## alu_top
module alu_top(
    input             clk,
    input      [31:0] a_in,
    input      [31:0] b_in,
    input      [3:0]  aluc_in,
    output reg [31:0] r_out,
    output reg        zero_out,
    output reg        overflow_out
    );
clock: 3.5 ns
lec_check: 0
abc_area: 1
cap_margin: 35
core_margin: 2
core_utilization: 72
cts_cluster_diameter: 105
cts_cluster_size: 72
hold_slack_margin: 0.3
setup_slack_margin: -0.2
slew_margin: 20
run.sh (not shown) runs the stock make flow with config.mk's settings and CLKGATE_MAP_FILE=.
The baseline did not get past 4_1_cts (DPL-0033).
==> next run, changes <==
- ABC_AREA: 1 -> default
- CAP_MARGIN: 35 -> 20
- CORE_UTILIZATION: 72 -> 66
- CTS_CLUSTER_DIAMETER: 105 -> default
- CTS_CLUSTER_SIZE: 72 -> default
- HOLD_SLACK_MARGIN: 0.3 -> default
- SETUP_SLACK_MARGIN: -0.2 -> default
- clock period: 3.5 -> 4.88 ns (I/O delays scaled with it)
Now the flow ran to the end with violations: negative setup slack.
Area after synthesis shrinks by 11%.
Synthesized cell count is lower by 35%.
Die size goes down by 2.9%.

The RTL this note starts from:
==> flow/design.v <==
`timescale 1ns / 1ps
module alu_top(
    input             clk,
    input      [31:0] a_in,
    input      [31:0] b_in,
    input      [3:0]  aluc_in,
    output reg [31:0] r_out,
    output reg        zero_out,
    output reg        overflow_out
    );
    reg  [31:0] a_q, b_q;
    reg  [3:0]  aluc_q;
    wire [31:0] r;
    wire        zero, overflow;
    alu u_alu(.a(a_q), .b(b_q), .overflow(overflow), .zero(zero), .r(r), .aluc(aluc_q));
    always @(posedge clk) begin
        a_q          <= a_in;
        b_q          <= b_in;
        aluc_q       <= aluc_in;
        r_out        <= r;
        zero_out     <= zero;
        overflow_out <= overflow;
    end
endmodule

`timescale 1ns / 1ps
module alu(
    input [31:0]a,
    input [31:0]b,
    output overflow,
    output zero,
    output [31:0]r,
    input [3:0] aluc   
    );
    parameter Add    =    3'b000;     
    parameter Addu    =    3'b010;     
    parameter Sub    =     3'b001;     
    parameter Subu    =    3'b011;     
    parameter And    =    3'b100;     
    parameter Or    =    3'b101;     
    parameter Xor    =    3'b110;     
	 parameter Lui1    =    3'b111;     
	 wire signed [31:0] sa=a,sb=b;
	 reg [32:0]result;
always@(*)begin
        case(aluc)
            Addu: begin
                result=a+b;
            end
            Subu: begin
                result=a-b;
            end
            Add: begin
                result=sa+sb;
            end
            Sub: begin
                result=sa-sb;
            end
            And: begin
                result=a&b;
            end
            Or: begin
                result=a|b;
            end
            Xor: begin
                result=a^b;
            end
            Lui1: begin
				result = {b[15:0], 16'b0};
				end
            default:
                result=a+b;
        endcase
    end
    assign r=result[31:0];
    assign zero=(r==32'b0)?1:0;
    assign overflow=result[32];
endmodule
clock: 5.38 ns
lec_check: 0
cap_margin: 40
core_margin: 2
core_utilization: 72
cts_cluster_diameter: 62
cts_cluster_size: 20
place_density: 0.66
slew_margin: 20
The first run ran to the end with violations: negative setup slack.
Edit:
==> flow/config.mk (replaced) <==
export PLATFORM = sky130hd
export DESIGN_NAME = alu_top
export DESIGN_NICKNAME = alu_top
export VERILOG_FILES = /design/flow/design.v
export SDC_FILE = /design/flow/constraint.sdc
export NUM_CORES = 4
export LEC_CHECK = 0
export CAP_MARGIN = 20
export CORE_MARGIN = 2
export CORE_UTILIZATION = 72
export CTS_CLUSTER_DIAMETER = 52
export PLACE_DENSITY = 0.4
export SLEW_MARGIN = 20
==> flow/constraint.sdc (replaced) <==
create_clock -name core_clock -period 5.48 [get_ports {clk}]
set_input_delay 1.0960 -clock core_clock [delete_from_list [all_inputs] [get_ports {clk}]]
set_output_delay 1.0960 -clock core_clock [all_outputs]
set_load 0.01 [all_outputs]
Result: The changed run aborted during global routing (5_1_grt). Die size stays the same. Synthesized cell count does not change. Synthesized area is unchanged.

// alu_top: RTL as listed in full above, without the edits since
Settings: LEC_CHECK=0, CAP_MARGIN=40, CORE_MARGIN=2, CORE_UTILIZATION=72, CTS_CLUSTER_DIAMETER=51, CTS_CLUSTER_SIZE=23, PLACE_DENSITY=0.67, SLEW_MARGIN=20; clock period 5.42 ns.
The first run produced a layout that fails on negative setup slack.
Rerun with:
- CTS_CLUSTER_DIAMETER: 51 -> 93
- CTS_CLUSTER_SIZE: 23 -> 20
- PLACE_DENSITY: 0.67 -> 0.4
- clock period: 5.42 -> 5.5 ns (I/O delays scaled with it)
What happened:
- The changed run reached the layout checks and failed them: negative setup slack
- global-route usage came out higher by 1.4 points
- via count came out higher by about 1.5%
- area after synthesis is unchanged
Rerun with:
- CAP_MARGIN: 40 -> 20
- CORE_UTILIZATION: 72 -> 20
- CTS_CLUSTER_DIAMETER: 93 -> not set
- CTS_CLUSTER_SIZE: 20 -> not set
- PLACE_DENSITY: 0.4 -> not set
- clock period: 5.5 -> 5.73 ns (I/O delays scaled with it)
Result: This time the run finished with timing, DRC and antenna clean. Critical path depth does not change. Synthesized area is unchanged. Core utilization falls by 63 points. Via count went down by 13%. Clock-buffer cell count went down by 1. Die size came out higher to 3.5 times its value. Cell area goes up by 5.8%.
Rerun with:
- CORE_UTILIZATION: 20 -> 40
- clock period: 5.73 -> 6.0 ns (I/O delays scaled with it)
Effect: Synthesized cell count does not change. Worst hold slack degrades by 0.056 ns. Clock skew goes down by 0.0083 ns. Core utilization goes up by 23 points. Count of clock-buffer cells in the layout goes up by 1. Clock power goes down by roughly a tenth.
Rerun with:
- CORE_UTILIZATION: 40 -> 66
- CTS_CLUSTER_DIAMETER: not set -> 62
- clock period: 6.0 -> 4.88 ns (I/O delays scaled with it)
What happened:
- This time the run completed, yet does not pass: negative setup slack
- via count is higher by 29%
- first-iteration DRC count came out higher by 150%
- setup slack degrades by 1.4 ns
- sequential power increases by 23%
- core utilization rises by 42 points
- critical path depth rises by 3

Setup of amber:
RTL: the design.v shown in full above, as it stands there.
make LEC_CHECK=0 ABC_AREA=1 CAP_MARGIN=25 CELL_PAD_IN_SITES_DETAIL_PLACEMENT=1 CELL_PAD_IN_SITES_GLOBAL_PLACEMENT=1 CORE_ASPECT_RATIO=0.72 CORE_MARGIN=4 CORE_UTILIZATION=29 GPL_ROUTABILITY_DRIVEN=0 HOLD_SLACK_MARGIN=-0.08 MIN_ROUTING_LAYER=met2 PLACE_DENSITY_LB_ADDON=0.19 SETUP_SLACK_MARGIN=1.26 SLEW_MARGIN=40 finish   # period 4.31 ns
amber finished end to end and its layout was clean on timing, DRC and antenna.
## Diff of input files: quartz against amber
# amber
export LEC_CHECK = 0
export ABC_AREA = 1
export CAP_MARGIN = 25
export CELL_PAD_IN_SITES_DETAIL_PLACEMENT = 1
export CELL_PAD_IN_SITES_GLOBAL_PLACEMENT = 1
export CORE_ASPECT_RATIO = 0.72
export CORE_MARGIN = 4
export CORE_UTILIZATION = 29
export GPL_ROUTABILITY_DRIVEN = 0
export HOLD_SLACK_MARGIN = -0.08
export MIN_ROUTING_LAYER = met2
export PLACE_DENSITY_LB_ADDON = 0.19
export SETUP_SLACK_MARGIN = 1.26
export SLEW_MARGIN = 40
create_clock -name core_clock -period 4.31 [get_ports {clk}]
# quartz
export LEC_CHECK = 0
export CAP_MARGIN = 20
export CORE_MARGIN = 2
export CORE_UTILIZATION = 58
export MIN_ROUTING_LAYER = met1
export PLACE_DENSITY_LB_ADDON = 0.19
export SLEW_MARGIN = 40
create_clock -name core_clock -period 5.34 [get_ports {clk}]
### Flow results
- Complete run, failing final checks: quartz, reason setup timing.
- For the area added between synthesis and finish, quartz came in 20 points lower than amber did.
- STATUS total power: quartz wins against amber
- quartz against amber: post-synthesis cell area dropped about 11%; mean routed wirelength per cell dropped 11%; global-route usage over all layers went down 4.3 points; number of buffers inserted to repair setup after CTS went down by 61.
- Cmp quartz vs amber: instance area at placement lower in quartz
- Compared with amber, quartz shows core area lower by 56%.
- Summary: cell area, quartz better than amber
- Busiest metal layer after global routing: met3 -> amber, met2 -> quartz
--- input diff quartz..violet ---
# quartz
export LEC_CHECK = 0
export CAP_MARGIN = 20
export CORE_MARGIN = 2
export CORE_UTILIZATION = 58
export MIN_ROUTING_LAYER = met1
export PLACE_DENSITY_LB_ADDON = 0.19
export SLEW_MARGIN = 40
create_clock -name core_clock -period 5.34 [get_ports {clk}]
# violet
export LEC_CHECK = 0
export CAP_MARGIN = 20
export CORE_MARGIN = 2
export CORE_UTILIZATION = 72
export PLACE_DENSITY = 0.66
export SLEW_MARGIN = 20
create_clock -name core_clock -period 5.81 [get_ports {clk}]
Notes after the runs:
STATUS run=violet STAGES=ALL_DONE FINAL_CHECKS=FAILED CAUSE=setup timing. violet vs quartz, clock network power consumption went down by 13%. Diff violet..quartz | max-slew violation count | unchanged. Compared violet vs quartz, and final cell count is down in violet. Relative to quartz, the total power of violet is lower by about 11%. Comparing violet and quartz, the higher ratio of total power to cell area was measured on quartz.
diff inputs: violet => tundra
# violet
export LEC_CHECK = 0
export CAP_MARGIN = 20
export CORE_MARGIN = 2
export CORE_UTILIZATION = 72
export PLACE_DENSITY = 0.66
export SLEW_MARGIN = 20
create_clock -name core_clock -period 5.81 [get_ports {clk}]
# tundra
export LEC_CHECK = 0
export CAP_MARGIN = 20
export CORE_MARGIN = 2
export CORE_UTILIZATION = 72
export CTS_CLUSTER_DIAMETER = 52
export PLACE_DENSITY = 0.37
export SLEW_MARGIN = 20
create_clock -name core_clock -period 5.48 [get_ports {clk}]
Results
Stage in which a tool error killed tundra: 5_1_grt. Between tundra and violet, the chip area in the Yosys report does not differ in any meaningful way. Height of the die across violet and tundra: no real change. From tundra to violet, die area did not move at all. Cmp violet and tundra / weighted congestion at the end of routability-driven global placement / lower: violet. From violet to tundra the numbers moved as follows: number of cells in the design after placement rose by 23, total placed instance area rose by about 1.7%.
Here is what was changed in the inputs of lagoon compared with tundra.
# tundra
export LEC_CHECK = 0
export CAP_MARGIN = 20
export CORE_MARGIN = 2
export CORE_UTILIZATION = 72
export CTS_CLUSTER_DIAMETER = 52
export PLACE_DENSITY = 0.37
export SLEW_MARGIN = 20
create_clock -name core_clock -period 5.48 [get_ports {clk}]
# lagoon
export LEC_CHECK = 0
export CAP_MARGIN = 20
export CORE_MARGIN = 2
export CORE_UTILIZATION = 40
export CTS_CLUSTER_SIZE = 98
export SLEW_MARGIN = 20
export TNS_END_PERCENT = 5
create_clock -name core_clock -period 6.0 [get_ports {clk}]
==> results <==
- lagoon: flow completed, timing, DRC and antenna clean
- From tundra to lagoon the numbers moved as follows: height of the die moved up; share of synthesized registers carrying an async set or reset shows no meaningful change; cell count after placement rose 6.5%.
- Comparing tundra and lagoon, the lower number of buffers inserted by post-CTS setup repair is on lagoon.
- Note that the die area recorded for tundra amounts to 0.57 times the value seen in lagoon.
Relative to lagoon, the following input files were edited for maple:
# lagoon
export LEC_CHECK = 0
export CAP_MARGIN = 20
export CORE_MARGIN = 2
export CORE_UTILIZATION = 40
export CTS_CLUSTER_SIZE = 98
export SLEW_MARGIN = 20
export TNS_END_PERCENT = 5
create_clock -name core_clock -period 6.0 [get_ports {clk}]
# maple
export LEC_CHECK = 0
export ABC_AREA = 0
export CAP_MARGIN = 20
export CORE_ASPECT_RATIO = 0.5
export CORE_MARGIN = 9
export CORE_UTILIZATION = 58
export CTS_CLUSTER_DIAMETER = 232
export CTS_CLUSTER_SIZE = 100
export PLACE_DENSITY_LB_ADDON = 0.1
export SETUP_SLACK_MARGIN = 1.58
export SLEW_MARGIN = 20
export TNS_END_PERCENT = 5
create_clock -name core_clock -period 6.0 [get_ports {clk}]
==> comparison <==
Count of clock-buffer cells in the layout (lower): maple
Compared with lagoon, maple is the more power-hungry design.
Taking lagoon as the reference point, the largest net degree at the start of global routing of maple rises by about 20%.
Delta (maple minus lagoon): worst slack at placement now sits lower; length of routed met3 wiring now sits higher; area growth from synthesis to layout now sits higher; fmax now sits higher; total met2 wirelength after detailed routing now sits higher.
Power figures rest on the tool's default switching activity, not on a simulated workload.
